==> flow/design.v <==
module gca_dlnv(
    input [31:0]    coord0,
    input [31:0]    coord1,
    input           ld,
    input           step,
    input           CLK,
    output          FC,
    output [20:0]   ADDR
);
    reg         [15:0] x0;
    reg         [15:0] y0;
    wire        [15:0] x1;
    wire        [15:0] y1;
    reg  signed [15:0] dx, dy;
    reg  signed [15:0] sx, sy;
    reg  signed [15:0] error;
    wire signed [15:0] e2;
    assign x1 = {5'b0, coord1[10:0]};
    assign y1 = {6'b0, coord1[20:11]};
    assign e2 = error <<< 1;
    assign ADDR = {y0[9:0], x0[10:0]};
    assign FC = !ld && (x0 == x1 && y0 == y1 || e2 >= dy && x0 == x1 || e2 <= dx && y0 == y1);
    always @(posedge CLK) begin
        if(ld) begin
            x0 <= {5'b0, coord0[10:0]};
            y0 <= {6'b0, coord0[20:11]};
            sx <= (x0 > x1) ? -16'd1 : 16'd1;
            sy <= (y0 > y1) ? -16'd1 : 16'd1;
            dx <= (x0 < x1) ? (x1 - x0) : (x0 - x1);
            dy <= (y1 < y0) ? (y1 - y0) : (y0 - y1);
            error <= dx + dy;
        end
        if(step && !ld) begin
            if(e2 >= dy) x0 <= x0 + sx;
            if(e2 <= dx) y0 <= y0 + sy;
            if(e2 >= dy && e2 <= dx)
                error <= error + dx + dy;
            else if(e2 >= dy)
                error <= error + dy;
            else if(e2 <= dx)
                error <= error + dx;
        end
    end
endmodule
Settings: LEC_CHECK=0, CAP_MARGIN=0, CELL_PAD_IN_SITES_GLOBAL_PLACEMENT=2, CORE_ASPECT_RATIO=1.92, CORE_MARGIN=8, CORE_UTILIZATION=40, CTS_CLUSTER_SIZE=49, GPL_TIMING_DRIVEN=0, MIN_ROUTING_LAYER=met2, SETUP_SLACK_MARGIN=1.18, SLEW_MARGIN=15; clock period 4.79 ns.
run.sh (not shown) runs the stock make flow with config.mk's settings and CLKGATE_MAP_FILE=.
Rerun with:
==> flow/config.mk (replaced) <==
export PLATFORM = sky130hd
export DESIGN_NAME = gca_dlnv
export DESIGN_NICKNAME = gca_dlnv
export VERILOG_FILES = /design/flow/design.v
export SDC_FILE = /design/flow/constraint.sdc
export NUM_CORES = 4
export LEC_CHECK = 0
export CAP_MARGIN = 20
export CORE_MARGIN = 2
export CORE_UTILIZATION = 51
export SLEW_MARGIN = 20
==> flow/constraint.sdc (replaced) <==
create_clock -name core_clock -period 4.06 [get_ports {CLK}]
set_input_delay 0.8120 -clock core_clock [delete_from_list [all_inputs] [get_ports {CLK}]]
set_output_delay 0.8120 -clock core_clock [all_outputs]
set_load 0.01 [all_outputs]
Effect: The changed run finished clean. Via count goes down by 33%. Clock skew goes down by 0.0041 ns. Critical path depth goes up by 4. Design area goes down by 9.1%. Hold slack is worse by 0.020 ns. Die size goes down by 32%.
Rerun with:
--- a/flow/config.mk
+++ b/flow/config.mk
@@ -6,6 +6,8 @@
 export NUM_CORES = 4
 export LEC_CHECK = 0
+export ABC_AREA = 1
 export CAP_MARGIN = 20
 export CORE_MARGIN = 2
-export CORE_UTILIZATION = 51
+export CORE_UTILIZATION = 60
+export CTS_CLUSTER_DIAMETER = 94
 export SLEW_MARGIN = 20
==> flow/constraint.sdc (replaced) <==
create_clock -name core_clock -period 2.75 [get_ports {CLK}]
set_input_delay 0.5500 -clock core_clock [delete_from_list [all_inputs] [get_ports {CLK}]]
set_output_delay 0.5500 -clock core_clock [all_outputs]
set_load 0.01 [all_outputs]
What happened: The new run completed and failed the layout checks on negative setup slack. Non-clock buffer count goes up by 187. Cell count goes up by a quarter to a third. Hold slack is worse by 0.031 ns.
Rerun with:
--- a/flow/config.mk
+++ b/flow/config.mk
@@ -9,5 +9,8 @@
 export CAP_MARGIN = 20
 export CORE_MARGIN = 2
-export CORE_UTILIZATION = 60
+export CORE_UTILIZATION = 72
 export CTS_CLUSTER_DIAMETER = 94
+export CTS_CLUSTER_SIZE = 100
+export PLACE_DENSITY = 0.42
 export SLEW_MARGIN = 20
+export TNS_END_PERCENT = 5
Now the flow ended with an error in global routing with GRT-0116.
Die size drops by 16%.
Synthesized cell count stays the same.
Synthesized area is unchanged.
Rerun with:
==> flow/config.mk (replaced) <==
export PLATFORM = sky130hd
export DESIGN_NAME = gca_dlnv
export DESIGN_NICKNAME = gca_dlnv
export VERILOG_FILES = /design/flow/design.v
export SDC_FILE = /design/flow/constraint.sdc
export NUM_CORES = 4
export LEC_CHECK = 0
export CAP_MARGIN = 20
export CORE_MARGIN = 2
export CORE_UTILIZATION = 39
export SLEW_MARGIN = 20
==> flow/constraint.sdc (replaced) <==
create_clock -name core_clock -period 4.56 [get_ports {CLK}]
set_input_delay 0.9120 -clock core_clock [delete_from_list [all_inputs] [get_ports {CLK}]]
set_output_delay 0.9120 -clock core_clock [all_outputs]
set_load 0.01 [all_outputs]
What happened:
- Now the flow finished clean
- die area rises by well over a third
- area after synthesis falls by a few percent
- synthesized cell count fell by a quarter to a third
Rerun with:
--- a/flow/config.mk
+++ b/flow/config.mk
@@ -6,6 +6,7 @@
 export NUM_CORES = 4
 export LEC_CHECK = 0
-export CAP_MARGIN = 20
+export CAP_MARGIN = 5
 export CORE_MARGIN = 2
-export CORE_UTILIZATION = 39
+export CORE_UTILIZATION = 72
+export CTS_CLUSTER_SIZE = 99
 export SLEW_MARGIN = 20
==> flow/constraint.sdc (replaced) <==
create_clock -name core_clock -period 4.06 [get_ports {CLK}]
set_input_delay 0.8120 -clock core_clock [delete_from_list [all_inputs] [get_ports {CLK}]]
set_output_delay 0.8120 -clock core_clock [all_outputs]
set_load 0.01 [all_outputs]
What happened: First-iteration DRC count increases by 94%. Worst setup slack got worse by 0.090 ns. Cell count decreases by 8.3%. Clock-buffer cell count goes up by 2. Global-route usage increases by 17 points. Design area went up by 0.40%. Sequential cell count is unchanged.


// gca_dlnv: RTL as listed in full above, without the edits since
clock: 4.19 ns
lec_check: 0
abc_area: 0
cap_margin: 10
core_margin: 2
core_utilization: 65
cts_cluster_diameter: 363
cts_cluster_size: 47
gpl_routability_driven: 0
gpl_timing_driven: 1
min_routing_layer: met1
place_density_lb_addon: 0.18
slew_margin: 30
tns_end_percent: 50
Change:
Settings changed: ABC_AREA 0 to 1, CORE_UTILIZATION 65 to 69, CTS_CLUSTER_DIAMETER 363 to 50, CTS_CLUSTER_SIZE 47 to 16, PLACE_DENSITY set to 0.35, PLACE_DENSITY_LB_ADDON 0.18 to not set, TNS_END_PERCENT 50 to 5.
=>
- setup slack improves by 0.27 ns
- worst hold slack degrades by 0.011 ns
- synthesized cell count is higher by a quarter to a third
- global-route usage is higher by 5.5 points
- routed wire length is higher by about a fifth
Change:
Settings changed: ABC_AREA 1 to not set, CAP_MARGIN 10 to 20, CORE_UTILIZATION 69 to 58, CTS_CLUSTER_DIAMETER 50 to not set, CTS_CLUSTER_SIZE 16 to not set, GPL_ROUTABILITY_DRIVEN 0 to not set, GPL_TIMING_DRIVEN 1 to not set, MIN_ROUTING_LAYER met1 to not set, PLACE_DENSITY 0.35 to not set, SLEW_MARGIN 30 to 20, TNS_END_PERCENT 5 to not set.
Clock period 4.19 ns to 2.53 ns, I/O delays scaled along.
=> The changed run stopped in global routing, error GRT-0232; die area rises by roughly a tenth; synthesized cell count falls by a quarter to a third; area after synthesis falls by a few percent.
Change:
Settings changed: CORE_UTILIZATION 58 to 40.
Clock period 2.53 ns to 5.0 ns, I/O delays scaled along.
With this change the flow passed the timing, design-rule and antenna checks.
Synthesized area does not change.
Die size increases by 44%.
Synthesized cell count does not change.


// gca_dlnv: RTL as listed in full above, without the edits since
clock: 2.53 ns
lec_check: 0
cap_margin: 20
core_margin: 2
core_utilization: 50
setup_slack_margin: 0.73
slew_margin: 20
The first run produced a layout that fails on negative setup slack.
Change:
Settings changed: CORE_UTILIZATION 50 to 40, SETUP_SLACK_MARGIN 0.73 to unset.
Clock period 2.53 ns to 4.56 ns, I/O delays scaled along.
The new run finished clean.
Area after synthesis stays the same.
Final cell count goes down by 17%.
Clock skew goes down by 4.1 ps.
Hold slack degrades by 100 ps.
Via count goes down by 19%.
Change:
Settings changed: SLEW_MARGIN 20 to 10, TNS_END_PERCENT set to 40.
Clock period 4.56 ns to 5.0 ns, I/O delays scaled along.
Result:
- cell count fell by 0.73%
- core utilization came out lower by 0.54 points
- die size stays the same
- final area drops by 1.2%
- routed wire length drops by 0.44%
- clock skew is lower by 3.8 ps
Change:
Settings changed: CORE_MARGIN 2 to 7, HOLD_SLACK_MARGIN set to 0.06, MAX_ROUTING_LAYER set to met4, TNS_END_PERCENT 40 to 80.
Clock period 5.0 ns to 6.99 ns, I/O delays scaled along.
Outcome: The changed run produced a clean layout. Global-route usage drops by 2.3 points. Hold slack improves by 11 ps. Register-to-register slack improved by 2000 ps. Via count shrinks by 0.55%. Cell area came out lower by 1.1%. Setup slack gains 700 ps. Non-clock buffer count shrinks by 17. Routed wire length rose by 2.5%. Core utilization shrinks by 0.36 points.


RTL: the design.v shown in full above, as it stands there.
Settings: LEC_CHECK=0, ABC_AREA=0, CAP_MARGIN=10, CORE_MARGIN=2, CORE_UTILIZATION=68, CTS_CLUSTER_DIAMETER=363, CTS_CLUSTER_SIZE=47, GPL_ROUTABILITY_DRIVEN=0, GPL_TIMING_DRIVEN=1, MIN_ROUTING_LAYER=met1, PLACE_DENSITY_LB_ADDON=0.18, SETUP_SLACK_MARGIN=1.02, SLEW_MARGIN=30, TNS_END_PERCENT=50; clock period 3.99 ns.
The starting point completed, yet does not pass: negative setup slack.
Rerun with:
--- a/flow/config.mk
+++ b/flow/config.mk
@@ -9 +9 @@
-export CAP_MARGIN = 10
+export CAP_MARGIN = 5
@@ -11 +11 @@
-export CORE_UTILIZATION = 68
+export CORE_UTILIZATION = 70
@@ -15,0 +16 @@
+export HOLD_SLACK_MARGIN = -0.1
@@ -18 +18,0 @@
-export SETUP_SLACK_MARGIN = 1.02
==> flow/constraint.sdc (replaced) <==
create_clock -name core_clock -period 4.19 [get_ports {CLK}]
set_input_delay 0.8380 -clock core_clock [delete_from_list [all_inputs] [get_ports {CLK}]]
set_output_delay 0.8380 -clock core_clock [all_outputs]
set_load 0.01 [all_outputs]
Now the flow ran to the end with no violations.
Non-clock buffer count decreases by 103.
Worst setup slack improves by 0.34 ns.
Via count decreases by 17%.
Sequential share of layout area increases by 1.9 points.
Synthesized cell count does not change.
Rerun with:
--- a/flow/config.mk
+++ b/flow/config.mk
@@ -9,5 +9,6 @@
-export CAP_MARGIN = 5
-export CORE_MARGIN = 2
-export CORE_UTILIZATION = 70
-export CTS_CLUSTER_DIAMETER = 363
-export CTS_CLUSTER_SIZE = 47
+export CAP_MARGIN = 10
+export CORE_ASPECT_RATIO = 0.5
+export CORE_MARGIN = 9
+export CORE_UTILIZATION = 69
+export CTS_CLUSTER_DIAMETER = 50
+export CTS_CLUSTER_SIZE = 16
@@ -16 +16,0 @@
-export HOLD_SLACK_MARGIN = -0.1
@@ -19,2 +19,2 @@
-export SLEW_MARGIN = 30
-export TNS_END_PERCENT = 50
+export SLEW_MARGIN = 20
+export TNS_END_PERCENT = 5
The changed run completed with no timing, DRC or antenna violations.
Area after synthesis stays the same.
Flip-flop count does not change.
Register-to-register slack hardly moves.
Routed wire length went up by a little under a tenth.
Design area barely changes.
Die size went up by a quarter to a third.
Setup slack improved by 0.043 ns.
Non-clock buffer count is higher by 4.
Core utilization drops by 0.64 points.
Rerun with:
--- a/flow/config.mk
+++ b/flow/config.mk
@@ -10,2 +10 @@
-export CORE_ASPECT_RATIO = 0.5
-export CORE_MARGIN = 9
+export CORE_MARGIN = 2
@@ -13 +12 @@
-export CTS_CLUSTER_DIAMETER = 50
+export CTS_CLUSTER_DIAMETER = 337
@@ -18,2 +17,2 @@
-export PLACE_DENSITY_LB_ADDON = 0.18
-export SLEW_MARGIN = 20
+export PLACE_DENSITY = 0.41
+export SLEW_MARGIN = 30
What happened:
- non-clock buffer count grows by 1
- via count shrinks by a few percent
- global-route usage grows by 5.7 points
- wire length shrinks by a little under a tenth
- worst hold slack gets worse by 0.012 ns
- register-to-register slack hardly moves
Rerun with:
--- a/flow/config.mk
+++ b/flow/config.mk
@@ -8,3 +8,4 @@
-export ABC_AREA = 0
-export CAP_MARGIN = 10
-export CORE_MARGIN = 2
+export ABC_AREA = 1
+export CAP_MARGIN = 15
+export CELL_PAD_IN_SITES_GLOBAL_PLACEMENT = 1
+export CORE_MARGIN = 5
@@ -12,2 +13 @@
-export CTS_CLUSTER_DIAMETER = 337
-export CTS_CLUSTER_SIZE = 16
+export CTS_CLUSTER_DIAMETER = 263
@@ -17,3 +17,3 @@
-export PLACE_DENSITY = 0.41
-export SLEW_MARGIN = 30
-export TNS_END_PERCENT = 5
+export PLACE_DENSITY_LB_ADDON = 0.18
+export SLEW_MARGIN = 20
+export TNS_END_PERCENT = 50
What happened: The new run aborted during global placement without I/O, error FLW-0024; die size climbs by 17%; synthesized cell count climbs by 34%; synthesized area climbs by 7.5%.
Rerun with:
--- a/flow/config.mk
+++ b/flow/config.mk
@@ -9,5 +9,5 @@
-export CAP_MARGIN = 15
-export CELL_PAD_IN_SITES_GLOBAL_PLACEMENT = 1
-export CORE_MARGIN = 5
-export CORE_UTILIZATION = 69
-export CTS_CLUSTER_DIAMETER = 263
+export CAP_MARGIN = 10
+export CORE_MARGIN = 2
+export CORE_UTILIZATION = 57
+export CTS_CLUSTER_DIAMETER = 206
+export CTS_CLUSTER_SIZE = 100
@@ -18,2 +18,2 @@
-export SLEW_MARGIN = 20
-export TNS_END_PERCENT = 50
+export SLEW_MARGIN = 30
+export TNS_END_PERCENT = 40
The changed run completed with no timing, DRC or antenna violations.
Die area is higher by 10%.
Synthesized area does not change.
Synthesized cell count is unchanged.
